--- flow/design.v ---
`timescale 1ns / 1ps
module MUX(input [31:0] a,
           input [31:0] b, 
           input sel, 
           output [31:0] y);
	assign y = sel ? a : b;
endmodule
`timescale 1ns / 1ps
module INCR(input [31:0] pcin, 
            output [31:0] pcout);
	assign pcout = pcin + 1;
endmodule
`timescale 1ns / 1ps
module PC(input clk,
          input rst, 
          input enable,
          input halt,
          input stall,
          input PCSrc,
          input [31:0] target,
          input [31:0] npc, 
          output reg [31:0] PC);
	reg        br_pend;
	reg [31:0] br_tgt;
	wire       take  = PCSrc | br_pend;
	wire [31:0] dest = PCSrc ? target : br_tgt;
	always @ (posedge clk)
	if(rst)
	begin
	   PC <= {32{1'b0}};
	   br_pend <= 1'b0;
	   br_tgt <= {32{1'b0}};
    end
    else
	begin
	if (enable)
	   begin
	       if (stall)
	       begin
	           if (PCSrc)
	           begin
	               br_pend <= 1'b1;
	               br_tgt <= target;
	           end
	       end
	       else
	       begin
	           br_pend <= 1'b0;
	           if (take)
	               PC <= dest;
	           else if (!halt)
	               PC <= npc;
	       end
	   end
	end
endmodule
`timescale 1ns / 1ps
module IF_ID(input clk,
             input rst,
             input enable,
             input stall,
             input [31:0] npc,
             input [31:0] instr,
             output reg [31:0] rs,
             output reg [31:0] rt,
             output reg [31:0] instrout,
             output reg [31:0] npcout);
	always @ (posedge clk)
        if(rst)
            begin
                npcout <= 0;
                instrout <= 0;
                rs <= 0;
                rt <= 0;
			end
        else if (enable && !stall)
        begin
            npcout <= npc;
			instrout <= instr;
			rs <= instr[25:21];
			rt <= instr[20:16];
		end
endmodule
`timescale 1ns / 1ps
module I_FETCH(
    input clk,
    input enable,
    input PCSrc,
    input rst,
    input stall,
    input wire [31:0] EX_MEM_NPC, 
    input wire [31:0] imem_data,
    output wire [31:0] imem_addr,
    output wire [31:0] IF_ID_IR, 
    output wire [31:0] IF_ID_NPC,
    output wire [31:0] IF_ID_rs,
    output wire [31:0] IF_ID_rt
    );
	wire [31:0] npc_wire;
    wire [31:0] pc_wire;
	wire halt_wire;
	assign halt_wire = (imem_data[31:26] == 6'b111111);
	PC pc(
	   .clk(clk),
	   .halt(halt_wire),
	   .rst(rst),
	   .enable(enable),
	   .stall(stall),
	   .PCSrc(PCSrc),
	   .target(EX_MEM_NPC),
	   .npc(npc_wire),
	   .PC(pc_wire));
	assign imem_addr = pc_wire;
	INCR incr(
	   .pcin(pc_wire), 
	   .pcout(npc_wire));
	IF_ID if_id(
	   .clk(clk),
	   .rst(rst),
	   .stall(stall),
	   .enable(enable),
	   .npc(npc_wire),
	   .instr(imem_data),
	   .instrout(IF_ID_IR),
	   .npcout(IF_ID_NPC),
	   .rs(IF_ID_rs),
	   .rt(IF_ID_rt));
endmodule
`timescale 1ns / 1ps
    module CONTROL(input [5:0] opcode,
                   output reg [1:0] WB,
                   output reg [2:0] M,
                   output reg [3:0] EX);
	always @ *
	begin
		case (opcode)
			6'b000000:   
				begin
					WB = 2'b10;
					M  = 3'b000;
					EX = 4'b1100;
				end					
			6'b100011:   
				begin
					WB = 2'b11;
					M  = 3'b010;
					EX = 4'b0001;
				end					
			6'b101011:  
				begin
					WB = 2'b00;
					M  = 3'b001;
					EX = 4'b0001;
				end					
			6'b000100:   
				begin
					WB = 2'b00;
					M  = 3'b100;
					EX = 4'b0010;
				end			
            6'b100000:	 
				begin
					WB = 2'b00;
					M  = 3'b000;
					EX = 4'b0000;
				end
            6'b111111:	 
				begin
					WB = 2'b00;
					M  = 3'b000;
					EX = 4'b0000;
				end
			default:
			 begin
			    WB = 2'b00;
				M  = 3'b000;
				EX = 4'b0000;
			 end
		endcase
	end
endmodule
`timescale 1ns / 1ps
module REG(input clk,
           input regwrite,
           input enable,
           input [4:0] rs,
           input [4:0] rt,
           input [4:0] rd,
           input [31:0] writedata,
	       output reg [31:0] A, B);
	reg [31:0] GP_REG [31:1];
	always @ *
	begin
		if (rs == 5'd0)
			A = 32'h00000000;
		else if (regwrite && (rd == rs))
			A = writedata;
		else
			A = GP_REG[rs];
		if (rt == 5'd0)
			B = 32'h00000000;
		else if (regwrite && (rd == rt))
			B = writedata;
		else
			B = GP_REG[rt];
	end
	always @ (posedge clk)
	begin
	   if (enable && regwrite && (rd != 5'd0))
	   begin
		  GP_REG[rd] <= writedata;
       end
	end
endmodule
`timescale 1ns / 1ps
module S_EXTEND
#(
    parameter   IN_SIZE = 16,
    parameter   OUT_SIZE = 32
)
(   input   [(IN_SIZE - 1):0]   din,
    output  [(OUT_SIZE - 1):0]  dout);
	assign dout[(OUT_SIZE - 1):0] = { { IN_SIZE{din[(IN_SIZE - 1)]} }, din[(IN_SIZE - 1):0] };
endmodule
`timescale 1ns / 1ps
module ID_EX(input clk,
        	 input rst,
	         input enable,
	         input stall,
	         input [1:0]  ctlwb_out, 
	         input [2:0]  ctlm_out, 
	         input [3:0]  ctlex_out,
	         input [31:0] npc, 
	         input [31:0] readdat1, 
	         input [31:0] readdat2, 
	         input [31:0] signext_out, 
	         input [4:0]  instr_2016, 
	         input [4:0]  instr_1511, 
	         output reg [1:0]  wb_ctlout,
	         output reg [2:0]  m_ctlout,
	         output reg [3:0]  ex_ctlout,
	         output reg [31:0] npcout,
	         output reg [31:0] rdata1out, 
	         output reg [31:0] rdata2out,
	         output reg [31:0] s_extendout,
	         output reg [4:0]  instrout_2016, 
	         output reg [4:0]  instrout_1511,
             input      [4:0]  instr_2521,
             output reg [4:0]  instrout_2521
            );
	always @ (posedge clk)
        if(rst)
            begin
            wb_ctlout     <= 2'b00;
			m_ctlout      <= 3'b000;
			ex_ctlout     <= 4'b0000;
			npcout        <= {32{1'b0}};
			rdata1out     <= {32{1'b0}};
			rdata2out     <= {32{1'b0}};
			s_extendout   <= {32{1'b0}};
			instrout_2016 <= 5'b00000;
			instrout_1511 <= 5'b00000;
			instrout_2521 <= 5'b00000;
			end
        else if (enable)
            begin
            wb_ctlout     <= stall ? 2'b00 : ctlwb_out;
			m_ctlout      <= stall ? 3'b000 : ctlm_out;
			ex_ctlout     <= ctlex_out;
			npcout        <= npc;
			rdata1out     <= readdat1;
			rdata2out     <= readdat2;
			s_extendout   <= signext_out;
			instrout_2016 <= instr_2016;
			instrout_1511 <= instr_1511;
			instrout_2521 <= instr_2521;
			end
endmodule
`timescale 1ns / 1ps
module I_DECODE(
	input  clk, 
	input  rst, 
	input  enable, 
	input  stall,
	input  RegWrite,
	input  [31:0] IF_ID_Instr, 
	input  [31:0] IF_ID_NPC, 
	input  [4:0]  MEM_WB_Writereg,
    input  [31:0] MEM_WB_Writedata,
	output [1:0]  WB,
	output [2:0]  M,
	output [3:0]  EX,
	output [31:0] NPC,
	output [31:0] rdata1out,
	output [31:0] rdata2out,
	output [31:0] IR,
	output [4:0]  instrout_2016,
	output [4:0]  instrout_1511,
	output [4:0]  instrout_2521
	);
	wire [1:0]  CTL_WB_wire;
	wire [2:0]  CTL_M_wire;
	wire [3:0]  CTL_EX_wire;
	wire [31:0] REG_A_wire;
	wire [31:0] REG_B_wire; 
	wire [31:0] EXT_OUT_wire;
	CONTROL ctl(.opcode(IF_ID_Instr[31:26]),
	            .WB(CTL_WB_wire), 
	            .M(CTL_M_wire),
	            .EX(CTL_EX_wire));
	REG gp_reg(.clk(clk), 
	           .enable(enable),
	           .regwrite(RegWrite), 
	           .rs(IF_ID_Instr[25:21]), 
		       .rt(IF_ID_Instr[20:16]), 
		       .rd(MEM_WB_Writereg),
		       .writedata(MEM_WB_Writedata), 
		       .A(REG_A_wire),
		       .B(REG_B_wire));
	S_EXTEND #(.OUT_SIZE(32), 
	           .IN_SIZE(16)) s_ex(.din(IF_ID_Instr[15:0]), 
		       .dout(EXT_OUT_wire));
	ID_EX id_ex(.clk(clk), 
	            .rst(rst), 
	            .enable(enable),
	            .stall(stall),
	            .ctlwb_out(CTL_WB_wire), 
	            .ctlm_out(CTL_M_wire), 
		        .ctlex_out(CTL_EX_wire), 
		        .npc(IF_ID_NPC), 
		        .readdat1(REG_A_wire), 
		        .readdat2(REG_B_wire), 
		        .signext_out(EXT_OUT_wire), 
		        .instr_2016(IF_ID_Instr[20:16]), 
		        .instr_1511(IF_ID_Instr[15:11]), 
		        .instr_2521(IF_ID_Instr[25:21]),
		        .wb_ctlout(WB), 
		        .m_ctlout(M),
		        .ex_ctlout(EX), 
		        .npcout(NPC), 
		        .rdata1out(rdata1out), 
		        .rdata2out(rdata2out), 
		        .s_extendout(IR), 
		        .instrout_2016(instrout_2016),
		        .instrout_1511(instrout_1511), 
		        .instrout_2521(instrout_2521));
endmodule
`timescale 1ns / 1ps
module ADDER(
    input [31:0] add_in1, 
    input [31:0] add_in2, 
    output [31:0] add_out);
	assign add_out = add_in1 + add_in2;
endmodule
`timescale 1ns / 1ps
module ALU_MUX(
    input [31:0] a,
    input [31:0] b,
    input sel,
    output [31:0] y);
	assign y = sel ? a : b;
endmodule
`timescale 1ns / 1ps
module ALU(
    input [31:0] A, 
    input [31:0] B, 
    input [2:0] control, 
    output reg zero, 
	output reg [31:0] result);
	always @ *
	begin
		case (control)
			3'b000:
				result = A & B;
			3'b001:
				result = A | B;
			3'b010:
				result = A + B;
			3'b110:
				result = A - B;
			3'b111:
				result = (A < B) ? 1 : 0;
			default:
				result = 32'h00000000;
		endcase
		zero = (result == 32'h00000000);
	end
endmodule
`timescale 1ns / 1ps
module ALU_CONTROL(
    input [5:0] funct, 
    input [1:0] alu_op, 
    output reg [2:0] select);
    always @ * 
    begin
        case (alu_op) 
			2'b00: 
				begin
					select = 3'b010;             
				end
			2'b01: 
				begin
					select = 3'b110;             
				end
			2'b10: 
				begin
					case (funct) 
						6'b100000: 
							begin
								select = 3'b010;    
							end
                        6'b100001:
							begin
								select = 3'b010;    
							end
						6'b100010: 
							begin
								select = 3'b110;    
							end
                        6'b100011: 
							begin
								select = 3'b110;    
							end
						6'b100100: 
							begin
								select = 3'b000;    
							end
						6'b100101: 
							begin
								select = 3'b001;    
							end
						6'b101010: 
							begin
								select = 3'b111;    
							end
						default:
						    begin
                                select = 3'b011;    
						    end
					endcase
				end
			2'b11:
				begin
					select = 3'b011;             
				end
		endcase
	end
endmodule
`timescale 1ns / 1ps
module BOTTOM_MUX(
    input [4:0] a,
    input [4:0] b,
    input sel,
    output [4:0] y);
	assign y = sel ? a : b;
endmodule
`timescale 1ns / 1ps
module THREE_ONE_MUX(
    input [31:0] a,
    input [31:0] b,
    input [31:0] c,
    input [1:0] sel,
    output reg [31:0] y);
	always @ *
		case (sel)
			2'b00: y = c;
			2'b01: y = b;
			2'b10: y = a;
			default: y = 0;
		endcase
endmodule
`timescale 1ns / 1ps
module EX_MEM(
    input clk, 
    input rst, 
    input enable,
    input [1:0]  ctlwb_out,
    input [2:0]  ctlm_out,
    input [31:0] adder_out,
    input        aluzero,
    input [31:0] aluout,
    input [31:0] readdat2,
    input [4:0]  muxout,
    output reg [1:0]  wb_ctlout,
    output reg [2:0]  m_ctlout,
    output reg [31:0] add_result,
    output reg        zero,
    output reg [31:0] alu_result,
    output reg [31:0] rdata2out,
    output reg [4:0]  five_bit_muxout);
	always @ (posedge clk)
        if(rst)
        begin
            wb_ctlout <= 0;
            m_ctlout <= 0;
            add_result <= 0;
            zero <= 0;
            alu_result <= 0;
            rdata2out <= 0;
            five_bit_muxout  <= 0;	
        end
        else if (enable)
		begin
			wb_ctlout <= ctlwb_out;
			m_ctlout <= ctlm_out;
			add_result <= adder_out;
			zero <= aluzero;
			alu_result <= aluout;
			rdata2out <= readdat2;
			five_bit_muxout  <= muxout;
		end
endmodule
`timescale 1ns / 1ps
module I_EXECUTE(
	input  clk, 
	input  rst, 
	input  enable,
    input  [1:0]  WB,
	input  [2:0]  M,
	input  [3:0]  EX,
	input  [31:0] NPC,
	input  [31:0] rdata1in,
	input  [31:0] rdata2in,
	input  [31:0] IR,
	input  [4:0]  instrout_2016,
	input  [4:0]  instrout_1511,	
	input  [1:0]  forward_a_sel,
	input  [1:0]  forward_b_sel,
	input  [31:0] wb_data,
	input  [31:0] mem_alu_result,
	output [1:0]  wb_ctlout,
	output [2:0]  m_ctlout,
	output [31:0] add_result,
	output        zero,
	output [31:0] alu_result,
	output [31:0] rdata2out,
	output [4:0]  five_bit_muxout
	);
	wire [31:0] add_out_wire;
	wire [31:0] alu_mux_out_wire;
	wire [2:0]  alu_control_out_wire;
	wire        alu_zero_wire;
	wire [31:0] alu_result_wire;
	wire [4:0]  bottom_mux_out_wire;
	wire [31:0] forward_mux_b_out_wire;
	wire [31:0] forward_mux_a_out_wire;
	ADDER adder(
		.add_in1(NPC), 
		.add_in2(IR), 
		.add_out(add_out_wire));	
	ALU_MUX alu_mux(
		.a(IR), 
		.b(forward_mux_b_out_wire), 
		.sel(EX[0]), 
		.y(alu_mux_out_wire));
	ALU alu(
		.A(forward_mux_a_out_wire), 
		.B(alu_mux_out_wire), 
		.control(alu_control_out_wire), 
		.zero(alu_zero_wire), 
		.result(alu_result_wire));	
	ALU_CONTROL alu_control(
		.funct(IR[5:0]), 
		.alu_op(EX[2:1]), 
		.select(alu_control_out_wire));	
	BOTTOM_MUX bottom_mux(
		.a(instrout_1511), 
		.b(instrout_2016), 
		.sel(EX[3]), 
		.y(bottom_mux_out_wire));			
	EX_MEM ex_mem(
		.clk(clk), 
		.rst(rst),
		.enable(enable),
		.ctlwb_out(WB), 
		.ctlm_out(M), 
		.adder_out(add_out_wire), 
		.aluzero(alu_zero_wire), 
		.aluout(alu_result_wire), 
		.readdat2(forward_mux_b_out_wire), 
		.muxout(bottom_mux_out_wire), 
		.wb_ctlout(wb_ctlout), 
		.m_ctlout(m_ctlout), 
		.add_result(add_result), 
		.zero(zero), 
		.alu_result(alu_result), 
		.rdata2out(rdata2out), 
		.five_bit_muxout(five_bit_muxout));
	THREE_ONE_MUX FORWARD_MUX_A(
		.a(mem_alu_result), 
		.b(wb_data), 
		.c(rdata1in), 
		.sel(forward_a_sel), 
		.y(forward_mux_a_out_wire));
	THREE_ONE_MUX FORWARD_MUX_B(
		.a(mem_alu_result), 
		.b(wb_data), 
		.c(rdata2in), 
		.sel(forward_b_sel), 
		.y(forward_mux_b_out_wire));
endmodule
`timescale 1ns / 1ps
module MEM_WB(
	input  clk, 
	input  rst,
	input  enable,
	input  [1:0]  control_wb_in,
	input  [31:0] Read_data_in,
	input  [31:0] ALU_result_in,
	input  [4:0]  Write_reg_in,
	output reg [1:0]  mem_control_wb,
	output reg [31:0] Read_data,
	output reg [31:0] mem_ALU_result,
	output reg [4:0]  mem_Write_reg);
	always @ (posedge clk)
        if(rst)
        begin
            mem_control_wb <= 0;
            Read_data      <= 0;
            mem_ALU_result <= 0;
            mem_Write_reg  <= 0;
        end
        else if (enable)
		begin
			mem_control_wb <= control_wb_in;
			Read_data      <= Read_data_in;
			mem_ALU_result <= ALU_result_in;
			mem_Write_reg  <= Write_reg_in;
		end
endmodule
`timescale 1ns / 1ps
module AND_Gate(
    input m_ctlout,
    input zero,
    output PCSrc);
	assign PCSrc = zero && m_ctlout;
endmodule
`timescale 1ns / 1ps
module MEM(
	input         clk, 
	input         rst, 
	input         enable,
	input         m_ctlout,
	input         zero,
	input  [31:0] dmem_rdata,
	input  [1:0]  control_wb_in,
	input  [31:0] ALU_result_in,
	input  [4:0]  Write_reg_in,
	output        PCSrc,
	output [1:0]  mem_control_wb,
	output [31:0] Read_data,
	output [31:0] mem_ALU_result,
	output [4:0]  mem_Write_reg);
	MEM_WB mem_wb(.clk(clk),
	              .rst(rst),
	              .enable(enable),
	              .control_wb_in(control_wb_in), 
	              .Read_data_in(dmem_rdata), 
		          .ALU_result_in(ALU_result_in), 
		          .Write_reg_in(Write_reg_in),
		          .mem_control_wb(mem_control_wb), 
		          .Read_data(Read_data),
		          .mem_ALU_result(mem_ALU_result), 
		          .mem_Write_reg(mem_Write_reg));
	AND_Gate and_gate(.m_ctlout(m_ctlout), 
	                  .zero(zero), 
	                  .PCSrc(PCSrc));
endmodule
`timescale 1ns / 1ps
module WB(
    input  MemtoReg, 
    input  [31:0] ReadData, 
    input  [31:0] ALUResult, 
	output [31:0] WriteData);
	MUX mux(.a(ReadData),
	        .b(ALUResult),
	        .sel(MemtoReg),
	        .y(WriteData));
endmodule
`timescale 1ns / 1ps
module FORWARDING_UNIT(
	input  [4:0] IdExRegisterRs,
	input  [4:0] IdExRegisterRt, 
	input  [4:0] ExMemRegisterRd, 
	input  [1:0] ExMemRegWrite, 
	input  [4:0] MemWbRegRd,
	input  [1:0] MemWbRegWrite, 
	output reg [1:0] forward_a_sel,
	output reg [1:0] forward_b_sel);
	always @ *
	begin
		forward_a_sel = 2'b00;
		forward_b_sel = 2'b00;
		if (ExMemRegWrite[1] && 
		    (ExMemRegisterRd != 0) && (ExMemRegisterRd == IdExRegisterRs)) 
			begin
				forward_a_sel = 2'b10;
			end
		if (ExMemRegWrite[1] && 
		    (ExMemRegisterRd != 0) && (ExMemRegisterRd == IdExRegisterRt)) 
			begin
				forward_b_sel = 2'b10;
			end
		if (MemWbRegWrite[1] && (MemWbRegRd != 0) && 
		    !(ExMemRegWrite[1] && (ExMemRegisterRd != 0) && (ExMemRegisterRd == IdExRegisterRs)) && 
			 (MemWbRegRd == IdExRegisterRs)) 
			begin
				forward_a_sel = 2'b01;
			end
		if (MemWbRegWrite[1] && (MemWbRegRd != 0) && 
		    !(ExMemRegWrite[1] && (ExMemRegisterRd != 0) && 
		    (ExMemRegisterRd == IdExRegisterRt)) && 
			 (MemWbRegRd == IdExRegisterRt)) 
			begin
				forward_b_sel = 2'b01;
			end
	end						  
endmodule
`timescale 1ns / 1ps
module HAZARD_DETECTION_UNIT(
    input IdExMemRead,
    input [4:0] IdExRegisterRt,
    input [4:0] IfIdRegisterRs,
    input [4:0] IfIdRegisterRt,
    output reg stall);
    always @ *
	begin
        if(IdExMemRead &&
        ((IdExRegisterRt == IfIdRegisterRs) ||
        (IdExRegisterRt == IfIdRegisterRt)))
        begin
            stall = 1'b1;
        end
        else
        begin
            stall = 1'b0;
        end
	end					
endmodule
`timescale 1ns / 1ps
module DEBUG_UNIT(
    input clk,
    input rst,
    input on,
    input btn,
    output enable);
assign enable = !rst && (!on || btn);
endmodule
`timescale 1ns / 1ps
module PIPELINE(input clk,
                input rst,
                input btn,
                input on,
                output [31:0] imem_addr,
                input  [31:0] imem_data,
                output [31:0] dmem_addr,
                output [31:0] dmem_wdata,
                output        dmem_we,
                output        dmem_re,
                input  [31:0] dmem_rdata,
                output        wb_we,
                output [4:0]  wb_reg,
                output [31:0] wb_data);
	wire [31:0] IF_ID_IR_wire;
	wire [31:0] IF_ID_NPC_wire;
	wire [31:0] IF_ID_rs_wire;
	wire [31:0] IF_ID_rt_wire;
	wire [1:0]  ID_EX_WB_wire;
	wire [2:0]  ID_EX_M_wire;
	wire [3:0]  ID_EX_EX_wire;
	wire [31:0] ID_EX_NPC_wire;
	wire [31:0] ID_EX_rdata1out_wire;
	wire [31:0] ID_EX_rdata2out_wire;
	wire [31:0] ID_EX_IR_wire;
	wire [4:0]  ID_EX_instrout_2016_wire;
	wire [4:0]  ID_EX_instrout_1511_wire;
	wire [4:0]  ID_EX_instrout_2521_wire;
	wire [1:0]  EX_MEM_wb_ctlout_wire;
	wire [2:0]  EX_MEM_m_ctlout_wire;
	wire [31:0] EX_MEM_add_result_wire;
	wire        EX_MEM_zero_wire;
	wire [31:0] EX_MEM_alu_result_wire;
	wire [31:0] EX_MEM_rdata2out_wire;
	wire [4:0]  EX_MEM_five_bit_muxout_wire;
	wire        PCSrc_wire;
	wire [4:0]  mem_Write_reg_wire;
	wire [1:0]  mem_control_wb_wire;
	wire [31:0] Read_data_wire;
	wire [31:0] mem_ALU_result_wire;
	wire [31:0] wb_data_wire;
	wire [1:0]  forward_a_sel_wire;
	wire [1:0]  forward_b_sel_wire;
	wire enable_wire;
	wire stall_wire;
	I_FETCH FETCH(
	   .clk(clk),
	   .rst(rst),
	   .stall(stall_wire),
	   .enable(enable_wire),
	   .PCSrc(PCSrc_wire), 
	   .EX_MEM_NPC(EX_MEM_add_result_wire),
	   .imem_data(imem_data),
	   .imem_addr(imem_addr),
	   .IF_ID_IR(IF_ID_IR_wire),
	   .IF_ID_NPC(IF_ID_NPC_wire),
	   .IF_ID_rs(IF_ID_rs_wire),
	   .IF_ID_rt(IF_ID_rt_wire));
	I_DECODE DECODE(
		.clk(clk),
        .rst(rst), 
        .enable(enable_wire),
        .stall(stall_wire),
		.RegWrite(mem_control_wb_wire[1]), 
		.IF_ID_Instr(IF_ID_IR_wire), 
		.IF_ID_NPC(IF_ID_NPC_wire), 
		.MEM_WB_Writereg(mem_Write_reg_wire), 
		.MEM_WB_Writedata(wb_data_wire), 
		.WB(ID_EX_WB_wire), 
		.M(ID_EX_M_wire), 
		.EX(ID_EX_EX_wire), 
		.NPC(ID_EX_NPC_wire), 
		.rdata1out(ID_EX_rdata1out_wire), 
		.rdata2out(ID_EX_rdata2out_wire), 
		.IR(ID_EX_IR_wire), 
		.instrout_2016(ID_EX_instrout_2016_wire), 
		.instrout_1511(ID_EX_instrout_1511_wire),
		.instrout_2521(ID_EX_instrout_2521_wire));
	I_EXECUTE EXECUTE(
		.clk(clk), 
		.rst(rst),
		.enable(enable_wire),
		.WB(ID_EX_WB_wire), 
		.M(ID_EX_M_wire), 
		.EX(ID_EX_EX_wire), 
		.NPC(ID_EX_NPC_wire), 
		.rdata1in(ID_EX_rdata1out_wire), 
		.rdata2in(ID_EX_rdata2out_wire), 
		.IR(ID_EX_IR_wire), 
		.instrout_2016(ID_EX_instrout_2016_wire), 
		.instrout_1511(ID_EX_instrout_1511_wire), 
		.wb_ctlout(EX_MEM_wb_ctlout_wire), 
		.m_ctlout(EX_MEM_m_ctlout_wire), 
		.add_result(EX_MEM_add_result_wire), 
		.zero(EX_MEM_zero_wire), 
		.alu_result(EX_MEM_alu_result_wire), 
		.rdata2out(EX_MEM_rdata2out_wire),
		.five_bit_muxout(EX_MEM_five_bit_muxout_wire),
		.forward_a_sel(forward_a_sel_wire), 
		.forward_b_sel(forward_b_sel_wire), 
		.wb_data(wb_data_wire), 
		.mem_alu_result(EX_MEM_alu_result_wire)
		);
	MEM MEMORY(
		.clk(clk),
		.rst(rst),
		.enable(enable_wire),
		.m_ctlout(EX_MEM_m_ctlout_wire[2]), 
		.zero(EX_MEM_zero_wire), 
		.dmem_rdata(dmem_rdata),
		.control_wb_in(EX_MEM_wb_ctlout_wire), 
		.ALU_result_in(EX_MEM_alu_result_wire), 
		.Write_reg_in(EX_MEM_five_bit_muxout_wire),
		.PCSrc(PCSrc_wire),
		.mem_control_wb(mem_control_wb_wire), 
		.Read_data(Read_data_wire),
		.mem_ALU_result(mem_ALU_result_wire), 
		.mem_Write_reg(mem_Write_reg_wire));
	assign dmem_addr  = EX_MEM_alu_result_wire;
	assign dmem_wdata = EX_MEM_rdata2out_wire;
	assign dmem_we    = EX_MEM_m_ctlout_wire[0] & enable_wire;
	assign dmem_re    = EX_MEM_m_ctlout_wire[1] & enable_wire;
	WB WRITEBACK(
		.MemtoReg(mem_control_wb_wire[0]), 
		.ReadData(Read_data_wire), 
		.ALUResult(mem_ALU_result_wire), 
		.WriteData(wb_data_wire));
	FORWARDING_UNIT FU(
		.IdExRegisterRs(ID_EX_instrout_2521_wire), 
		.IdExRegisterRt(ID_EX_instrout_2016_wire), 
		.ExMemRegisterRd(EX_MEM_five_bit_muxout_wire), 
		.ExMemRegWrite(EX_MEM_wb_ctlout_wire), 
		.MemWbRegRd(mem_Write_reg_wire), 
		.MemWbRegWrite(mem_control_wb_wire), 
		.forward_a_sel(forward_a_sel_wire), 
		.forward_b_sel(forward_b_sel_wire));
	HAZARD_DETECTION_UNIT HDU(
        .IdExMemRead(ID_EX_M_wire[1]),
        .IdExRegisterRt(ID_EX_instrout_2016_wire),
        .IfIdRegisterRs(IF_ID_rs_wire[4:0]),
        .IfIdRegisterRt(IF_ID_rt_wire[4:0]),
        .stall(stall_wire));
	DEBUG_UNIT DU(
	   .clk(clk),
	   .rst(rst),
	   .btn(btn),
	   .on(on),
	   .enable(enable_wire));
	assign wb_we   = mem_control_wb_wire[1] & enable_wire;
	assign wb_reg  = mem_Write_reg_wire;
	assign wb_data = wb_data_wire;
endmodule
--- flow/constraint.sdc ---
create_clock -name core_clock -period 6.99 [get_ports {clk}]
set_input_delay 1.3980 -clock core_clock [delete_from_list [all_inputs] [get_ports {clk}]]
set_output_delay 1.3980 -clock core_clock [all_outputs]
set_load 0.01 [all_outputs]
--- flow/run.sh ---
#!/bin/bash
# the make line also repeats each setting of config.mk as NAME=value (left out here)
make -C /OpenROAD-flow-scripts/flow DESIGN_CONFIG=/design/flow/config.mk WORK_HOME=/design/flow/orfs CLKGATE_MAP_FILE= finish
--- flow/config.mk ---
export PLATFORM = sky130hd
export DESIGN_NAME = PIPELINE
export DESIGN_NICKNAME = PIPELINE
export VERILOG_FILES = /design/flow/design.v
export SDC_FILE = /design/flow/constraint.sdc
export NUM_CORES = 4
export LEC_CHECK = 0
export CAP_MARGIN = 20
export CELL_PAD_IN_SITES_DETAIL_PLACEMENT = 1
export CORE_ASPECT_RATIO = 0.98
export CORE_MARGIN = 8
export CORE_UTILIZATION = 25
export CTS_CLUSTER_DIAMETER = 399
export GPL_ROUTABILITY_DRIVEN = 1
export GPL_TIMING_DRIVEN = 0
export MAX_ROUTING_LAYER = met4
export MIN_ROUTING_LAYER = met1
export PLACE_DENSITY = 0.73
export SETUP_SLACK_MARGIN = 1.95
export SLEW_MARGIN = 20
==> results of run 1 <==
layout make-up:
cell class                      count  area [um^2]
Tap cell                         3705         4640
Timing Repair inverter             19         95.1
Sequential cell                  1439        38700
Antenna cell                       16         40.0
Buffer                            429         1880
Clock inverter                     81         1080
Multi-Input combinational cell   3542        31700
Inverter                          157          671
Timing Repair Buffer              372         3830
Clock buffer                      190         4070
Fill cell                       30662       196000
metrics by stage:
stage / worst slack (ps) / total power, mW / cells / hold WS, ps
after detailed placement: -634 / 13.3 / 9514 / 447
after floorplan: 1880 / 11.8 / 5567 / 426
final: 703 / 22.4 / 9950 / 455
after global placement: -1980 / 13.2 / 9474 / 436
after global routing: 709 / 22.7 / 9946 / 473
after CTS: 867 / 22.0 / 9892 / 449
repair_timing:
action / CTS / global route
gates cloned: 17 / 2
gates resized: 301 / 91
pin swaps: 71 / 39
setup endpoints to repair: 62 / 41
setup buffers: 90 / 35
metal layers:
| metal | wire [um] | vias up |
|---|---|---|
| met5 | 0 | - |
| met2 | 140000 | 4364 |
| li1 | - | 22491 |
| met1 | 110000 | 29005 |
| met4 | 16500 | 0 |
| met3 | 40600 | 1008 |
==> results.tsv, run 1 <==
stage	metric	value	unit
placement	DP Wirelength	216	mm
job	max_cap viols	0	
synthesis	Post-Syn Area	71100	um^2
power_and_ir_drop	P_sw	6.72	mW
global_routing	initial antenna violation count	14	
global_routing	M1 GR Usage	23.8	%
layout	Design Area, Final	86700	um^2
drt	Routed Antenna Nets	0	
power_and_ir_drop	clock network power	8.58	mW
worst_setup_path	crit-path max cell delay	520	ps
synthesis	Dominant comb cell	multiplexers	
worst_setup_path	CP Depth	27	
worst_setup_path	CP Launch Type	flip-flop	
worst_setup_path	Max FO, Critical Path	8	
worst_setup_path	Most common cell on crit path	buf_6	
power_and_ir_drop	clock power share	38.3	%
placement	Area after DPL	78900	um^2
power_and_ir_drop	P_int	15.7	mW
synthesis	Adder Share, Synth	2.34	%
sta	Fin. Hold Viols	0	
die	Row Count	193	
die	Die Width	555	um
sta	Max Freq	159	MHz
worst_setup_path	crit path capture type	flip-flop	
power_and_ir_drop	Comb power frac	18.8	%
worst_hold_path	hold-critical path depth	2	
synthesis	largest area contributor in the netlist	edfxtp_1	
drt	Residual DRC	0	
worst_setup_path	Setup Crit Path Kind	flip-flop to flip-flop	
synthesis	Top area cell types	edfxtp_1 (42%), mux4_2 (16%), dfxtp_1 (13%)	
sta	final setup fails	0	
worst_hold_path	Hold Crit Class	flip-flop to flip-flop	
worst_setup_path	R2R Path End	EXECUTE.ex_mem.zero	
global_routing	met2 Resource Use GR	31.4	%
synthesis	synthesized net count	5766	
clock_tree	Sinks on Clock Net	1439	
synthesis	ao+oa area frac	11.1	%
worst_setup_path	Worst Path Required	7700	ps
power_and_ir_drop	Power Density	258	nW/um^2
synthesis	EDFF count, synth	992	
global_routing	global-route wire length before repair	431	mm
worst_setup_path	FF-to-FF setup slack	700	ps
drt	routed len/inst	30.9	um
synthesis	yosys xor share	1.33	%
drt	DR vias/cell	5.72	
drt	DR iter-0 viols	8356	
clock_tree	clock latency (worst-skew pair)	860	ps
power_and_ir_drop	Pwr top	registers	
worst_setup_path	Top Family by Delay on Critical Path	AND-OR/OR-AND gates	
sta	clock skew	87.8	ps
global_routing	gr busiest metal	met2	
synthesis	count leader, synth	edfxtp_1	
clock_tree	Post-CTS Hold Fix Bufs	0	
sta	final period utilization	89.9	%
sta	Tmin final	6290	ps
die	chip area	302000	um^2
placement	GPL Wtd Cong	0.958	
placement	IO buf count	202	
worst_setup_path	critical path's slowest cell	or4_4	
worst_setup_path	Reg2Reg Depth	27	
power_and_ir_drop	Max VDD drop	0.241	mV
clock_tree	cts bufs inserted	148	
die	IO Pins	204	
power_and_ir_drop	power in combinational cells	4.20	mW
synthesis	Post-synth seq share	54.5	%
sta	setup TNS	0	ps
worst_setup_path	worst r2r src	MEMORY.mem_wb.mem_Write_reg[2]	
worst_setup_path	CP bufs+invs	7	
global_routing	gr usage total	19.9	%
layout	area delta synth->final	22.0	%
synthesis	flops out of synthesis	1439	
worst_setup_path	crit path capture	EXECUTE.ex_mem.zero	
drt	drt pass-1 iters	6	
drt	Vias	56868	
worst_setup_path	crit path from	MEMORY.mem_wb.mem_Write_reg[2]	
synthesis	Distinct cells, synth	85	
layout	Final nets	6307	
clock_tree	H-tree depth	4	
worst_setup_path	crit path DAT	6990	ps
global_routing	vias in the first global route	57831	
global_routing	Congestion Overflow GR	0	
synthesis	Commonest flop	edfxtp_1	
die	Die Y	544	um
power_and_ir_drop	Sw Share	30.0	%
synthesis	Synth top area share	41.9	%
die	Core Footprint	283000	um^2
sta	relative slew slack	4.69	%
job	count of tool warnings	94	
clock_tree	CTS tree	built	
sta	RSZ-0062 raised after global routing	yes	
outcome	status	timing/DRC/antenna clean	
layout	Util after Layout	30.7	%
synthesis	synth cell count leaders	edfxtp_1 (992), nand2_1 (747), mux4_2 (512), dfxtp_1 (447), nor2_1 (350)	
power_and_ir_drop	P_seq	9.60	mW
synthesis	simple share	8.32	%
global_routing	largest net degree at the start of global routing	33	
drt	WL final	307	mm
worst_hold_path	sink of the worst hold path	DECODE.id_ex.npcout[30]	
die	Starting Density	25.2	%
global_routing	met3 global-route usage	5.80	%
power_and_ir_drop	register share of total power	42.9	%
clock_tree	CTS clk-pin slew, worst paths	70	ps
sta	fin. max-slew vios	0	
synthesis	Mapped Cells	5567	
synthesis	Async SR Flop Fraction	0	%
synthesis	synthesis area per yosys	71100	um^2
clock_tree	clock buffer depth	3	
synthesis	Syn. warnings	12	
sta	slew at the pin with the worst max-slew slack	1430	ps
clock_tree	Clock Root Buffer	clkbuf_16	
power_and_ir_drop	static leakage	28.1	nW
synthesis	Yosys Instances	5567	
synthesis	MUX share of area	19.4	%
synthesis	syn avg cell area	12.8	um^2
worst_hold_path	Hold Path Origin	DECODE.id_ex.npcout[30]	
==> run 2: changes to the inputs <==
Settings changed: ABC_AREA set to 1, CAP_MARGIN 20 to 0, CELL_PAD_IN_SITES_DETAIL_PLACEMENT 1 to unset, CORE_ASPECT_RATIO 0.98 to 0.57, CORE_MARGIN 8 to 2, CORE_UTILIZATION 25 to 40, CTS_CLUSTER_DIAMETER 399 to unset, GPL_ROUTABILITY_DRIVEN 1 to 0, MAX_ROUTING_LAYER met4 to unset, MIN_ROUTING_LAYER met1 to met2, PLACE_DENSITY 0.73 to unset, SETUP_SLACK_MARGIN 1.95 to unset, SLEW_MARGIN 20 to 35, TNS_END_PERCENT set to 30.
Clock period 6.99 ns to 6.5 ns, I/O delays scaled along.
==> run 2 against run 1 <==
  * The flow now stops in 5_1_grt
  * Die size fell by 38%
  * Synthesized cell count rose by 53%
  * Synthesized area rose by 3.8%
==> results.tsv, run 2 <==
stage	metric	value	unit	change
outcome	status	stopped before the end		was timing/DRC/antenna clean
outcome	Fail Step	5_1_grt		
outcome	Tool Error	[ERROR GRT-0116] Global routing finished with congestion. Check the congestion regions in the DRC Viewer.		
die	Row Count	118		was 193
synthesis	count leader, synth	o21ai_0		was edfxtp_1
die	IO Pins	204		unchanged
clock_tree	clock buffer depth	4		was 3
synthesis	syn avg cell area	8.64	um^2	was 12.8 um^2
synthesis	Yosys Instances	8535		was 5567
placement	DP Wirelength	340	mm	was 216 mm
placement	placed insts	11366		was 9514
clock_tree	cts bufs inserted	145		was 148
synthesis	Top area cell types	edfxtp_1 (40%), dfxtp_1 (12%), o21ai_0 (11%)		was edfxtp_1 (42%), mux4_2 (16%), dfxtp_1 (13%)
global_routing	gr usage total	90.2	%	
synthesis	flops out of synthesis	1439		unchanged
synthesis	MUX share of area	0.231	%	was 19.4%
synthesis	synth cell count leaders	o21ai_0 (1607), nand2_1 (1129), edfxtp_1 (992), nor2_1 (908), inv_1 (783)		was edfxtp_1 (992), nand2_1 (747), mux4_2 (512), dfxtp_1 (447), nor2_1 (350)
synthesis	Distinct cells, synth	56		was 85
synthesis	Syn. warnings	12		unchanged
synthesis	EDFF count, synth	992		unchanged
clock_tree	Clock Root Buffer	clkbuf_16		unchanged
synthesis	Post-synth seq share	52.5	%	was 54.5%
die	Die Width	573	um	was 555 um
die	chip area	188000	um^2	was 302000 um^2
synthesis	ao+oa area frac	22.4	%	was 11.1%
die	Starting Density	40.5	%	was 25.2%
synthesis	synthesized net count	8734		was 5766
synthesis	Synth top area share	40.4	%	was 41.9%
synthesis	Adder Share, Synth	2.25	%	was 2.34%
synthesis	Dominant comb cell	AND-OR/OR-AND gates		was multiplexers
global_routing	Congestion Overflow GR	9626		
synthesis	Commonest flop	edfxtp_1		unchanged
clock_tree	Sinks on Clock Net	1439		unchanged
synthesis	Async SR Flop Fraction	0	%	unchanged
synthesis	synthesis area per yosys	73800	um^2	was 71100 um^2
die	Core Footprint	182000	um^2	was 283000 um^2
synthesis	simple share	14.3	%	was 8.32%
clock_tree	H-tree depth	4		unchanged
die	Die Y	328	um	was 544 um
placement	IO buf count	202		unchanged
synthesis	largest area contributor in the netlist	edfxtp_1		unchanged
synthesis	Mapped Cells	8535		was 5567
placement	pre-CTS setup slack	-441	ps	was -634 ps
synthesis	yosys xor share	0.819	%	was 1.33%
synthesis	Post-Syn Area	73800	um^2	was 71100 um^2
==> run 2: routing by layer <==
metal,track usage [%],GRT overflow
met5,87.3,468
met4,66.1,516
met3,113,7570
met2,83.7,1072
met1,-,-
==> run 2: per-stage QoR <==
step / area (um^2) / hold WS, ps / utilization (%)
after detailed placement: 82000 / 440 / 45.0
after CTS: 86500 / 454 / 47.5
after global placement: 78900 / 433 / 43.3
after floorplan: 73800 / 421 / -
==> run 2: what timing repair did <==
| action | CTS |
|---|---|
| hold buffers | 0 |
| pin swaps | 1 |
| gates resized | 3 |
| setup buffers | 2 |
| endpoints found under the setup margin | 1 |
==> run 3: changes to the inputs <==
Settings changed: ABC_AREA 1 to 0, CAP_MARGIN 0 to 20, CELL_PAD_IN_SITES_DETAIL_PLACEMENT set to 0, CORE_ASPECT_RATIO 0.57 to unset, CORE_UTILIZATION 40 to 58, GPL_ROUTABILITY_DRIVEN 0 to unset, GPL_TIMING_DRIVEN 0 to unset, MAX_ROUTING_LAYER set to met4, MIN_ROUTING_LAYER met2 to unset, PLACE_DENSITY set to 0.52, SLEW_MARGIN 35 to 25, TNS_END_PERCENT 30 to 25.
Clock period 6.5 ns to 3.09 ns, I/O delays scaled along.
==> run 3 against run 2 <==
  * Now fails the layout checks on negative setup slack
  * Die size down 33%
  * Synthesized cell count down 35%
  * Synthesized area down 3.7%
==> results.tsv, run 3 <==
stage	metric	value	unit	change
synthesis	synthesis area per yosys	71100	um^2	was 73800 um^2
worst_setup_path	FF-to-FF setup slack	-2170	ps	
synthesis	ao+oa area frac	11.1	%	was 22.4%
worst_setup_path	crit path DAT	5970	ps	
sta	clock skew	29.4	ps	
synthesis	Commonest flop	edfxtp_1		unchanged
drt	Vias	53083		
power_and_ir_drop	static leakage	31.1	nW	
global_routing	vias in the first global route	51532		
worst_setup_path	crit path capture type	flip-flop		
worst_setup_path	Worst Path Required	3800	ps	
sta	final period utilization	170	%	
worst_setup_path	worst r2r src	MEMORY.mem_wb.mem_Write_reg[3]		
synthesis	Async SR Flop Fraction	0	%	unchanged
power_and_ir_drop	Max VDD drop	0.632	mV	
sta	final setup fails	57		
synthesis	Top area cell types	edfxtp_1 (42%), mux4_2 (16%), dfxtp_1 (13%)		was edfxtp_1 (40%), dfxtp_1 (12%), o21ai_0 (11%)
power_and_ir_drop	register share of total power	43.6	%	
synthesis	simple share	8.32	%	was 14.3%
sta	relative slew slack	39.4	%	
die	Core Footprint	122000	um^2	was 182000 um^2
die	chip area	125000	um^2	was 188000 um^2
synthesis	MUX share of area	19.4	%	was 0.231%
worst_setup_path	Reg2Reg Depth	23		
layout	Final nets	6550		
sta	Max Freq	190	MHz	
worst_hold_path	hold-critical path depth	3		
worst_hold_path	sink of the worst hold path	DECODE.id_ex.ex_ctlout[1]		
clock_tree	cts bufs inserted	148		was 145
power_and_ir_drop	P_seq	21.6	mW	
drt	DR vias/cell	6.55		
worst_setup_path	CP Launch Type	flip-flop		
synthesis	synth cell count leaders	edfxtp_1 (992), nand2_1 (747), mux4_2 (512), dfxtp_1 (447), nor2_1 (350)		was o21ai_0 (1607), nand2_1 (1129), edfxtp_1 (992), nor2_1 (908), inv_1 (783)
sta	setup ws final	-2170	ps	
clock_tree	CTS tree	built		
placement	pre-CTS setup slack	-2310	ps	was -441 ps
global_routing	Congestion Overflow GR	0		
global_routing	gr usage total	38.7	%	
worst_setup_path	Max FO, Critical Path	16		
die	Die Width	354	um	was 573 um
worst_setup_path	CP Depth	23		
worst_setup_path	Setup Crit Path Kind	flip-flop to flip-flop		
clock_tree	Clock Root Buffer	clkbuf_16		unchanged
power_and_ir_drop	Sw Share	27.0	%	
power_and_ir_drop	Comb power frac	19.6	%	
job	count of tool warnings	102		
synthesis	Yosys Instances	5567		was 8535
synthesis	Syn. warnings	12		unchanged
drt	Residual DRC	0		
die	Die Y	354	um	was 328 um
worst_hold_path	Hold Crit Class	input pin to flip-flop		
worst_hold_path	Hold Path Origin	rst		
worst_setup_path	R2R Path End	EXECUTE.ex_mem.zero		
power_and_ir_drop	Pwr top	registers		
drt	WL final	236	mm	
clock_tree	H-tree depth	4		unchanged
placement	placed insts	7799		was 11366
sta	Tmin final	5260	ps	
power_and_ir_drop	clock power share	36.8	%	
drt	routed len/inst	29.1	um	
clock_tree	clock latency (worst-skew pair)	810	ps	
drt	Routed Antenna Nets	0		
placement	Area after DPL	81900	um^2	was 82000 um^2
synthesis	Dominant comb cell	multiplexers		was AND-OR/OR-AND gates
worst_setup_path	crit-path max cell delay	510	ps	
layout	area delta synth->final	23.7	%	
global_routing	global-route wire length before repair	345	mm	
clock_tree	Sinks on Clock Net	1439		unchanged
sta	Fin. Hold Viols	0		
worst_setup_path	CP bufs+invs	3		
power_and_ir_drop	P_int	36.1	mW	
synthesis	count leader, synth	edfxtp_1		was o21ai_0
layout	final cell count without fillers	8103		
outcome	SO Viols	negative setup slack		
synthesis	flops out of synthesis	1439		unchanged
synthesis	Mapped Cells	5567		was 8535
sta	slew at the pin with the worst max-slew slack	908	ps	
job	max_cap viols	0		
placement	IO buf count	203		was 202
global_routing	initial antenna violation count	8		
worst_setup_path	crit path from	MEMORY.mem_wb.mem_Write_reg[3]		
power_and_ir_drop	Pwr Total	49.4	mW	
synthesis	Post-Syn Area	71100	um^2	was 73800 um^2
sta	hold_ws	354	ps	
placement	DP Wirelength	159	mm	was 340 mm
worst_setup_path	critical path's slowest cell	or4_4		
clock_tree	clock buffer depth	3		was 4
drt	drt pass-1 iters	6		
global_routing	largest net degree at the start of global routing	145		
sta	fin. max-slew vios	0		
power_and_ir_drop	P_sw	13.3	mW	
drt	DR iter-0 viols	7199		
worst_setup_path	CP Cell Sequence	or3_4, o31ai_4, nor4_4, buf_12, o21ai_1, o21ai_2, mux2_4, ha_4, fa_2, buf_4, a21o_1, a21oi_2, o22ai_1, nor2_1, o22ai_1, nor4_1, buf_4, and4_1, and4b_1, and4_1, nand4_1, or4_4, o31ai_2		
synthesis	Adder Share, Synth	2.34	%	was 2.25%
synthesis	EDFF count, synth	992		unchanged
worst_setup_path	Top Family by Delay on Critical Path	simple AND/OR/NAND/NOR gates		
clock_tree	CTS clk-pin slew, worst paths	60	ps	
synthesis	synthesized net count	5766		was 8734
layout	Filler cells	8172		
placement	GPL Wtd Cong	0.969		
synthesis	Distinct cells, synth	85		was 56
synthesis	yosys xor share	1.33	%	was 0.819%
layout	Design Area, Final	87900	um^2	
power_and_ir_drop	Power Density	563	nW/um^2	
synthesis	syn avg cell area	12.8	um^2	was 8.64 um^2
worst_setup_path	crit path capture	EXECUTE.ex_mem.zero		
synthesis	Post-synth seq share	54.5	%	was 52.5%
die	IO Pins	204		unchanged
sta	RSZ-0062 raised after global routing	yes		
outcome	status	finished with violations		was stopped before the end
die	Starting Density	58.4	%	was 40.5%
die	Row Count	128		was 118
synthesis	Synth top area share	41.9	%	was 40.4%
power_and_ir_drop	power in combinational cells	9.70	mW	
synthesis	largest area contributor in the netlist	edfxtp_1		unchanged
power_and_ir_drop	clock network power	18.2	mW	
[run 3: what timing repair did]
item,in CTS,in global routing
pin swaps,53,28
hold buffers,0,0
gates resized,157,92
endpoints found under the setup margin,73,68
gates cloned,0,1
buffers inserted,21,5
[run 3: metal layers]
metal  wire length (um)  global-route usage, %  up-vias  part of all wire (%)
li1                   -                      -    23016                     -
met5                  0                      -        -                     0
met2             106000                   55.9     3010                    45
met4              10300                   16.0        0                   4.4
met3              25500                   7.93      577                    11
met1              93500                   53.9    26480                    40
[run 3: final cells by class]
class	instances	area, um^2	area share, %
Clock inverter	73	736	0.837
Sequential cell	1439	38800	44.1
Antenna cell	8	20.0	0.0228
Timing Repair Buffer	1063	10000	11.4
Inverter	157	612	0.696
Tap cell	1625	2030	2.31
Multi-Input combinational cell	3542	31500	35.8
Clock buffer	196	4160	4.74
[run 3: metrics by stage]
step / setup TNS (ps) / util (%)
5_1_grt: -51890 / 72.2
4_1_cts: -43520 / 71.9
2_1_floorplan: -149240 / -
3_5_place_dp: -51310 / 67.3
6_report: -43910 / 72.2
3_3_place_gp: -47760 / 67.3
==> run 4: changes to the inputs <==
Settings changed: ABC_AREA 0 to unset, CELL_PAD_IN_SITES_DETAIL_PLACEMENT 0 to unset, CORE_UTILIZATION 58 to 66, CTS_CLUSTER_SIZE set to 23, MAX_ROUTING_LAYER met4 to unset, PLACE_DENSITY 0.52 to unset, SLEW_MARGIN 25 to 20, TNS_END_PERCENT 25 to unset.
Clock period 3.09 ns to 4.74 ns, I/O delays scaled along.
==> run 4 against run 3 <==
  * Still fails the layout checks on negative setup slack
  * Synthesized cell count stayed put
  * Flip-flop count stayed put
  * First-iteration DRC count is 12% higher
  * Combinational power is 39% lower
  * Clock-buffer cell count is 4 lower
  * Hold slack better by 93 ps
  * Critical path depth is 1 lower
  * Wire length is 1.6% higher
  * Critical path type unchanged
  * Largest power group unchanged
  * Highest routed layer is now met5
==> results.tsv, run 4 <==
stage	metric	value	unit	change
synthesis	synth cell count leaders	edfxtp_1 (992), nand2_1 (747), mux4_2 (512), dfxtp_1 (447), nor2_1 (350)		unchanged
synthesis	Dominant comb cell	multiplexers		unchanged
layout	Design Area, Final	84200	um^2	was 87900 um^2
power_and_ir_drop	clock network power	11.2	mW	was 18.2 mW
sta	final setup fails	9		was 57
clock_tree	CTS tree	built		unchanged
synthesis	Distinct cells, synth	85		unchanged
global_routing	gr usage total	43.1	%	was 38.7%
worst_setup_path	crit path from	MEMORY.mem_wb.mem_Write_reg[4]		was MEMORY.mem_wb.mem_Write_reg[3]
drt	DR vias/cell	7.12		was 6.55
power_and_ir_drop	Power Density	372	nW/um^2	was 563 nW/um^2
synthesis	yosys xor share	1.33	%	unchanged
synthesis	syn avg cell area	12.8	um^2	unchanged
placement	pre-CTS setup slack	-706	ps	was -2310 ps
placement	IO buf count	203		unchanged
power_and_ir_drop	P_int	22.5	mW	was 36.1 mW
power_and_ir_drop	register share of total power	45.3	%	was 43.6%
clock_tree	H-tree depth	4		unchanged
worst_setup_path	Max FO, Critical Path	6		was 16
clock_tree	clock latency (worst-skew pair)	800	ps	was 810 ps
clock_tree	CTS clk-pin slew, worst paths	60	ps	about the same
power_and_ir_drop	Sw Share	28.1	%	was 27.0%
layout	storage element area	38800	um^2	about the same
synthesis	synthesized net count	5766		unchanged
global_routing	Congestion Overflow GR	0		unchanged
power_and_ir_drop	power in combinational cells	5.89	mW	was 9.70 mW
die	Starting Density	66.5	%	was 58.4%
sta	Fin. Hold Viols	0		unchanged
clock_tree	Clock Root Buffer	clkbuf_16		unchanged
worst_setup_path	crit-path max cell delay	520	ps	was 510 ps
sta	slew at the pin with the worst max-slew slack	1300	ps	was 908 ps
outcome	status	finished with violations		unchanged
sta	Max Freq	185	MHz	was 190 MHz
worst_setup_path	Worst Path Required	5400	ps	was 3800 ps
synthesis	Mapped Cells	5567		unchanged
sta	final period utilization	114	%	was 170%
worst_setup_path	crit path capture type	flip-flop		unchanged
power_and_ir_drop	Max VDD drop	0.493	mV	was 0.632 mV
layout	Filler cells	6193		was 8172
synthesis	Adder Share, Synth	2.34	%	unchanged
synthesis	Top area cell types	edfxtp_1 (42%), mux4_2 (16%), dfxtp_1 (13%)		unchanged
drt	Routed Antenna Nets	0		unchanged
worst_setup_path	Top Family by Delay on Critical Path	AND-OR/OR-AND gates		was simple AND/OR/NAND/NOR gates
global_routing	largest net degree at the start of global routing	213		was 145
die	Row Count	120		was 128
synthesis	simple share	8.32	%	unchanged
clock_tree	Sinks on Clock Net	1439		unchanged
drt	WL final	240	mm	was 236 mm
worst_setup_path	FF-to-FF setup slack	-660	ps	was -2170 ps
global_routing	vias in the first global route	52240		was 51532
sta	RSZ-0062 raised after global routing	yes		unchanged
die	chip area	110000	um^2	was 125000 um^2
synthesis	ao+oa area frac	11.1	%	unchanged
layout	area delta synth->final	18.4	%	was 23.7%
drt	Residual DRC	0		unchanged
power_and_ir_drop	Comb power frac	18.8	%	was 19.6%
drt	DR iter-0 viols	8084		was 7199
synthesis	count leader, synth	edfxtp_1		unchanged
worst_setup_path	crit path DAT	6070	ps	was 5970 ps
placement	placed insts	7295		was 7799
global_routing	initial antenna violation count	11		was 8
clock_tree	clock buffer depth	3		unchanged
clock_tree	cts bufs inserted	147		was 148
power_and_ir_drop	Pwr top	registers		unchanged
drt	routed len/inst	31.5	um	was 29.1 um
worst_setup_path	Most common cell on crit path	a31oi_4		
sta	relative slew slack	13.2	%	was 39.4%
placement	DP Wirelength	146	mm	was 159 mm
worst_setup_path	CP bufs+invs	4		was 3
die	Core Footprint	107000	um^2	was 122000 um^2
layout	combinational gate area	31200	um^2	was 31500 um^2
outcome	SO Viols	negative setup slack		unchanged
drt	drt pass-1 iters	6		unchanged
worst_setup_path	CP Cell Sequence	or3_4, o31ai_4, nor4_4, buf_4, buf_12, o21ai_2, o21ai_1, mux2i_1, ha_2, buf_6, or4_4, a31oi_4, a31oi_4, o31ai_4, buf_4, a31oi_4, and2_1, a21oi_1, o22ai_1, a2111o_1, or4_4, o31ai_2		was or3_4, o31ai_4, nor4_4, buf_12, o21ai_1, o21ai_2, mux2_4, ha_4, fa_2, buf_4, a21o_1, a21oi_2, o22ai_1, nor2_1, o22ai_1, nor4_1, buf_4, and4_1, and4b_1, and4_1, nand4_1, or4_4, o31ai_2
die	IO Pins	204		unchanged
job	max_cap viols	0		unchanged
power_and_ir_drop	Pwr Total	31.3	mW	was 49.4 mW
worst_setup_path	critical path's slowest cell	or4_4		unchanged
worst_setup_path	worst r2r src	MEMORY.mem_wb.mem_Write_reg[4]		was MEMORY.mem_wb.mem_Write_reg[3]
worst_hold_path	Hold Path Origin	EXECUTE.ex_mem.m_ctlout[0]		was rst
synthesis	Synth top area share	41.9	%	unchanged
worst_setup_path	CP Depth	22		was 23
worst_setup_path	R2R Path End	EXECUTE.ex_mem.zero		unchanged
synthesis	Commonest flop	edfxtp_1		unchanged
global_routing	global-route wire length before repair	351	mm	was 345 mm
drt	Vias	54116		was 53083
synthesis	largest area contributor in the netlist	edfxtp_1		unchanged
worst_setup_path	Setup Crit Path Kind	flip-flop to flip-flop		unchanged
synthesis	Async SR Flop Fraction	0	%	unchanged
worst_setup_path	CP Launch Type	flip-flop		unchanged
sta	clock skew	53.3	ps	was 29.4 ps
layout	final cell count without fillers	7604		was 8103
synthesis	MUX share of area	19.4	%	unchanged
synthesis	Yosys Instances	5567		unchanged
die	Die Width	332	um	was 354 um
sta	setup ws final	-663	ps	was -2170 ps
placement	GPL Wtd Cong	0.958		was 0.969
power_and_ir_drop	P_seq	14.2	mW	was 21.6 mW
worst_setup_path	crit path capture	EXECUTE.ex_mem.zero		unchanged
power_and_ir_drop	P_sw	8.81	mW	was 13.3 mW
job	count of tool warnings	102		unchanged
die	Die Y	332	um	was 354 um
layout	Final nets	6286		was 6550
synthesis	Post-Syn Area	71100	um^2	unchanged
synthesis	synthesis area per yosys	71100	um^2	unchanged
worst_hold_path	sink of the worst hold path	EXECUTE.ex_mem.m_ctlout[0]		was DECODE.id_ex.ex_ctlout[1]
sta	fin. max-slew vios	0		unchanged
synthesis	Syn. warnings	12		unchanged
synthesis	EDFF count, synth	992		unchanged
placement	Area after DPL	78600	um^2	was 81900 um^2
sta	Tmin final	5400	ps	was 5260 ps
worst_setup_path	Reg2Reg Depth	22		was 23
power_and_ir_drop	clock power share	35.9	%	was 36.8%
worst_hold_path	hold-critical path depth	2		was 3
synthesis	flops out of synthesis	1439		unchanged
worst_hold_path	Hold Crit Class	flip-flop to flip-flop		was input pin to flip-flop
power_and_ir_drop	static leakage	29.2	nW	was 31.1 nW
synthesis	Post-synth seq share	54.5	%	unchanged
run 4: final cells by class:
class                           instances  area share (%)
Sequential cell                      1439            46.1
Multi-Input combinational cell       3542            37.1
Timing Repair Buffer                  800            8.67
Clock buffer                          192            4.68
Tap cell                             1403            2.09
Inverter                              157           0.700
Clock inverter                         67           0.666
Antenna cell                            4          0.0119
run 4: timing repair:
item / CTS / global route
hold buffers: 0 / 0
setup buffers: 28 / 24
cloned: 2 / 0
endpoints found under the setup margin: 13 / 23
resized: 46 / 133
pin swaps: 36 / 52
run 4: metal layers:
metal  part of all wire [%]  GRT usage, %  vias up
met4                    6.0          22.0       14
met5                  0.035             0        -
met1                     35          57.4    26403
met3                     14          11.8      931
met2                     45          65.6     4341
li1                       -             -    22427
run 4: through the flow:
stage / setup TNS (ps) / hold slack [ps] / utilization, %
6_report: -2300 / 446 / 78.7
3_3_place_gp: -2800 / 436 / 73.6
4_1_cts: -2260 / 450 / 78.2
3_5_place_dp: -3570 / 440 / 73.6
5_1_grt: -4610 / 462 / 78.7
2_1_floorplan: -372 / 426 / -
==> run 5: changes to the inputs <==
Settings changed: CORE_UTILIZATION 66 to 72, CTS_CLUSTER_DIAMETER set to 360, CTS_CLUSTER_SIZE 23 to 32, PLACE_DENSITY_LB_ADDON set to 0.0, SETUP_SLACK_MARGIN set to 0.93.
Clock period 4.74 ns to 3.47 ns, I/O delays scaled along.
==> run 5 against run 4 <==
  * The run now fails in 5_1_grt
  * Synthesized area unchanged
  * Die size decreased by 8.2%
  * Synthesized cell count unchanged
==> results.tsv, run 5 <==
stage	metric	value	unit	change
outcome	status	stopped before the end		was finished with violations
outcome	Fail Step	5_1_grt		
die	Core Footprint	98100	um^2	was 107000 um^2
clock_tree	Post-CTS Hold Fix Bufs	0		unchanged
placement	IO buf count	203		unchanged
clock_tree	Clock Root Buffer	clkbuf_16		unchanged
synthesis	Post-Syn Area	71100	um^2	unchanged
synthesis	flops out of synthesis	1439		unchanged
die	chip area	101000	um^2	was 110000 um^2
synthesis	Yosys Instances	5567		unchanged
synthesis	Synth top area share	41.9	%	unchanged
synthesis	Post-synth seq share	54.5	%	unchanged
synthesis	simple share	8.32	%	unchanged
synthesis	synth cell count leaders	edfxtp_1 (992), nand2_1 (747), mux4_2 (512), dfxtp_1 (447), nor2_1 (350)		unchanged
synthesis	EDFF count, synth	992		unchanged
placement	placed insts	7395		was 7295
synthesis	Commonest flop	edfxtp_1		unchanged
clock_tree	clock buffer depth	3		unchanged
synthesis	MUX share of area	19.4	%	unchanged
synthesis	Async SR Flop Fraction	0	%	unchanged
synthesis	Syn. warnings	12		unchanged
clock_tree	Sinks on Clock Net	1439		unchanged
synthesis	Adder Share, Synth	2.34	%	unchanged
die	Row Count	115		was 120
die	Die Y	318	um	was 332 um
synthesis	Top area cell types	edfxtp_1 (42%), mux4_2 (16%), dfxtp_1 (13%)		unchanged
synthesis	Dominant comb cell	multiplexers		unchanged
synthesis	synthesized net count	5766		unchanged
clock_tree	H-tree depth	2		was 4
die	IO Pins	204		unchanged
synthesis	largest area contributor in the netlist	edfxtp_1		unchanged
synthesis	ao+oa area frac	11.1	%	unchanged
placement	DP Wirelength	165	mm	was 146 mm
synthesis	Mapped Cells	5567		unchanged
placement	GPL Wtd Cong	0.987		was 0.958
die	Starting Density	72.4	%	was 66.5%
clock_tree	cts bufs inserted	50		was 147
synthesis	Distinct cells, synth	85		unchanged
synthesis	count leader, synth	edfxtp_1		unchanged
synthesis	syn avg cell area	12.8	um^2	unchanged
die	Die Width	318	um	was 332 um
synthesis	yosys xor share	1.33	%	unchanged
synthesis	synthesis area per yosys	71100	um^2	unchanged
## run 5: repair_timing
item,in CTS
resized,642
endpoints found under the setup margin,264
pin swaps,112
gates cloned,5
buffers inserted,137
## run 5: stage by stage
| step | cell area [um^2] | setup WS (ps) | hold slack, ps | utilization (%) | total power [mW] |
|---|---|---|---|---|---|
| 2_1_floorplan | 71700 | -1640 | 426 | - | 23.7 |
| 3_3_place_gp | 80600 | -1850 | 437 | 82.1 | 27.3 |
| 3_5_place_dp | 80600 | -2010 | 444 | 82.1 | 27.5 |
| 4_1_cts | 85100 | -1760 | 177 | 86.7 | 36.1 |
==> run 6: changes to the inputs <==
Settings changed: CORE_UTILIZATION 72 to 14, CTS_CLUSTER_DIAMETER 360 to unset, CTS_CLUSTER_SIZE 32 to unset, PLACE_DENSITY_LB_ADDON 0.0 to unset, SETUP_SLACK_MARGIN 0.93 to unset.
Clock period 3.47 ns to 8.27 ns, I/O delays scaled along.
==> run 6 against run 5 <==
  * Now clean on timing, DRC and antenna
  * Synthesized cell count unchanged
  * Synthesized area unchanged
  * Die size grew to 5.1 times the previous value
==> results.tsv, run 6 <==
stage	metric	value	unit	change
sta	Fin. Hold Viols	0		
power_and_ir_drop	Power Density	207	nW/um^2	
sta	fin. max-slew vios	0		
worst_setup_path	CP Depth	21		
clock_tree	Sinks on Clock Net	1439		unchanged
global_routing	initial antenna violation count	7		
worst_setup_path	R2R Path End	EXECUTE.ex_mem.zero		
power_and_ir_drop	power in combinational cells	2.72	mW	
power_and_ir_drop	register share of total power	45.3	%	
sta	clock skew	95.6	ps	
synthesis	EDFF count, synth	992		unchanged
drt	Residual DRC	0		
power_and_ir_drop	Sw Share	27.1	%	
power_and_ir_drop	Max VDD drop	0.167	mV	
synthesis	Top area cell types	edfxtp_1 (42%), mux4_2 (16%), dfxtp_1 (13%)		unchanged
sta	relative slew slack	20.5	%	
power_and_ir_drop	clock network power	7.09	mW	
clock_tree	H-tree depth	4		was 2
power_and_ir_drop	P_sw	4.86	mW	
die	IO Pins	204		unchanged
worst_setup_path	crit path capture type	flip-flop		
sta	slew at the pin with the worst max-slew slack	1190	ps	
synthesis	Async SR Flop Fraction	0	%	unchanged
power_and_ir_drop	static leakage	27.1	nW	
worst_setup_path	worst r2r src	MEMORY.mem_wb.mem_Write_reg[2]		
worst_hold_path	Hold Crit Class	flip-flop to flip-flop		
worst_setup_path	critical path's slowest cell	dfxtp_1		
synthesis	Synth top area share	41.9	%	unchanged
synthesis	synthesized net count	5766		unchanged
worst_hold_path	Hold Path Origin	FETCH.if_id.npcout[20]		
synthesis	largest area contributor in the netlist	edfxtp_1		unchanged
global_routing	Congestion Overflow GR	0		
worst_setup_path	crit path from	MEMORY.mem_wb.mem_Write_reg[2]		
sta	setup TNS	0	ps	
synthesis	ao+oa area frac	11.1	%	unchanged
worst_setup_path	crit path capture	EXECUTE.ex_mem.zero		
global_routing	vias in the first global route	47637		
sta	RSZ-0062 raised after global routing	no		
sta	final setup fails	0		
drt	DR iter-0 viols	5243		
worst_setup_path	Worst Path Required	9040	ps	
die	Starting Density	14.1	%	was 72.4%
job	count of tool warnings	97		
global_routing	gr usage total	9.36	%	
power_and_ir_drop	Comb power frac	15.2	%	
drt	routed len/inst	20.1	um	
synthesis	synth cell count leaders	edfxtp_1 (992), nand2_1 (747), mux4_2 (512), dfxtp_1 (447), nor2_1 (350)		unchanged
synthesis	Mapped Cells	5567		unchanged
worst_setup_path	crit path DAT	7730	ps	
clock_tree	clock latency (worst-skew pair)	860	ps	
power_and_ir_drop	Pwr top	registers		
layout	area delta synth->final	22.0	%	
worst_setup_path	CP Cell Sequence	or3_1, o31ai_1, nor4_2, buf_4, o21ai_0, o21ai_0, mux2_2, ha_1, fa_1, a211oi_1, o21a_1, o41a_1, o41ai_4, nor3_2, or4_4, a41oi_2, nand3_2, nor4_2, nand4_1, or4_1, o31ai_2		
clock_tree	Setup Buffers After CTS	0		was 137
worst_hold_path	hold-critical path depth	2		
drt	drt pass-1 iters	9		
placement	IO buf count	203		unchanged
power_and_ir_drop	Pwr Total	17.9	mW	
synthesis	MUX share of area	19.4	%	unchanged
power_and_ir_drop	clock power share	39.6	%	
sta	hold_ws	447	ps	
clock_tree	CTS tree	built		
synthesis	simple share	8.32	%	unchanged
power_and_ir_drop	P_int	13.1	mW	
synthesis	Adder Share, Synth	2.34	%	unchanged
synthesis	syn avg cell area	12.8	um^2	unchanged
power_and_ir_drop	P_seq	8.11	mW	
clock_tree	Clock Root Buffer	clkbuf_16		unchanged
synthesis	Dominant comb cell	multiplexers		unchanged
worst_setup_path	Setup Crit Path Kind	flip-flop to flip-flop		
synthesis	Syn. warnings	12		unchanged
die	chip area	513000	um^2	was 101000 um^2
die	Die Width	716	um	was 318 um
placement	GPL Wtd Cong	0.864		was 0.987
clock_tree	cts bufs inserted	157		was 50
worst_setup_path	FF-to-FF setup slack	1310	ps	
worst_hold_path	sink of the worst hold path	DECODE.id_ex.npcout[20]		
die	Core Footprint	506000	um^2	was 98100 um^2
outcome	status	timing/DRC/antenna clean		was stopped before the end
worst_setup_path	CP Launch Type	flip-flop		
drt	WL final	251	mm	
synthesis	Distinct cells, synth	85		unchanged
synthesis	Post-synth seq share	54.5	%	unchanged
drt	Routed Antenna Nets	0		
job	max_cap viols	0		
worst_setup_path	crit-path max cell delay	660	ps	
sta	Tmin final	6960	ps	
sta	final period utilization	84.2	%	
clock_tree	CTS clk-pin slew, worst paths	60	ps	
layout	Final nets	5854		
die	Die Y	716	um	was 318 um
global_routing	global-route wire length before repair	354	mm	
clock_tree	clock buffer depth	4		was 3
synthesis	flops out of synthesis	1439		unchanged
worst_setup_path	Max FO, Critical Path	59		
synthesis	count leader, synth	edfxtp_1		unchanged
die	Row Count	261		was 115
placement	DP Wirelength	164	mm	was 165 mm
drt	Vias	49155		
global_routing	largest net degree at the start of global routing	128		
clock_tree	post-cts resize count	0		was 642
synthesis	synthesis area per yosys	71100	um^2	unchanged
clock_tree	Post-CTS Hold Fix Bufs	0		unchanged
sta	Max Freq	144	MHz	
synthesis	Post-Syn Area	71100	um^2	unchanged
worst_setup_path	Reg2Reg Depth	21		
worst_setup_path	CP bufs+invs	1		
synthesis	yosys xor share	1.33	%	unchanged
drt	DR vias/cell	3.94		
worst_setup_path	Top Family by Delay on Critical Path	simple AND/OR/NAND/NOR gates		
synthesis	Commonest flop	edfxtp_1		unchanged
synthesis	Yosys Instances	5567		unchanged
## run 6: per-layer routing
layer / up-vias / part of all wire, % / track usage [%]
met3: 462 / 8.9 / 2.24
met1: 25005 / 41 / 12.1
li1: 21554 / - / -
met5: - / 0.0052 / 0
met4: 2 / 3.4 / 2.97
met2: 2132 / 47 / 15.4
## run 6: stage by stage
| stage | setup slack, ps | std cells | cell area (um^2) | util [%] |
|---|---|---|---|---|
| after global placement | 1390 | 12200 | 81500 | 16.1 |
| final | 1310 | 12479 | 86700 | 17.1 |
| after detailed placement | 1300 | 12202 | 81600 | 16.1 |
| after floorplan | 2270 | 5567 | 71100 | - |
| after global routing | 843 | 12477 | 86700 | 17.1 |
| after CTS | 1350 | 12477 | 86700 | 17.1 |
## run 6: area by class of cell
| class | count | area [um^2] |
|---|---|---|
| clock inverters | 66 | 714 |
| inverters | 157 | 591 |
| multi-input cells | 3542 | 30500 |
| flip-flops and latches | 1439 | 38800 |
| fillers | 55111 | 419000 |
| repair buffers | 358 | 3340 |
| clock buffers | 209 | 4370 |
| diodes | 2 | 5.00 |
| well taps | 6706 | 8390 |
Power is estimated from default activity; no workload was simulated.
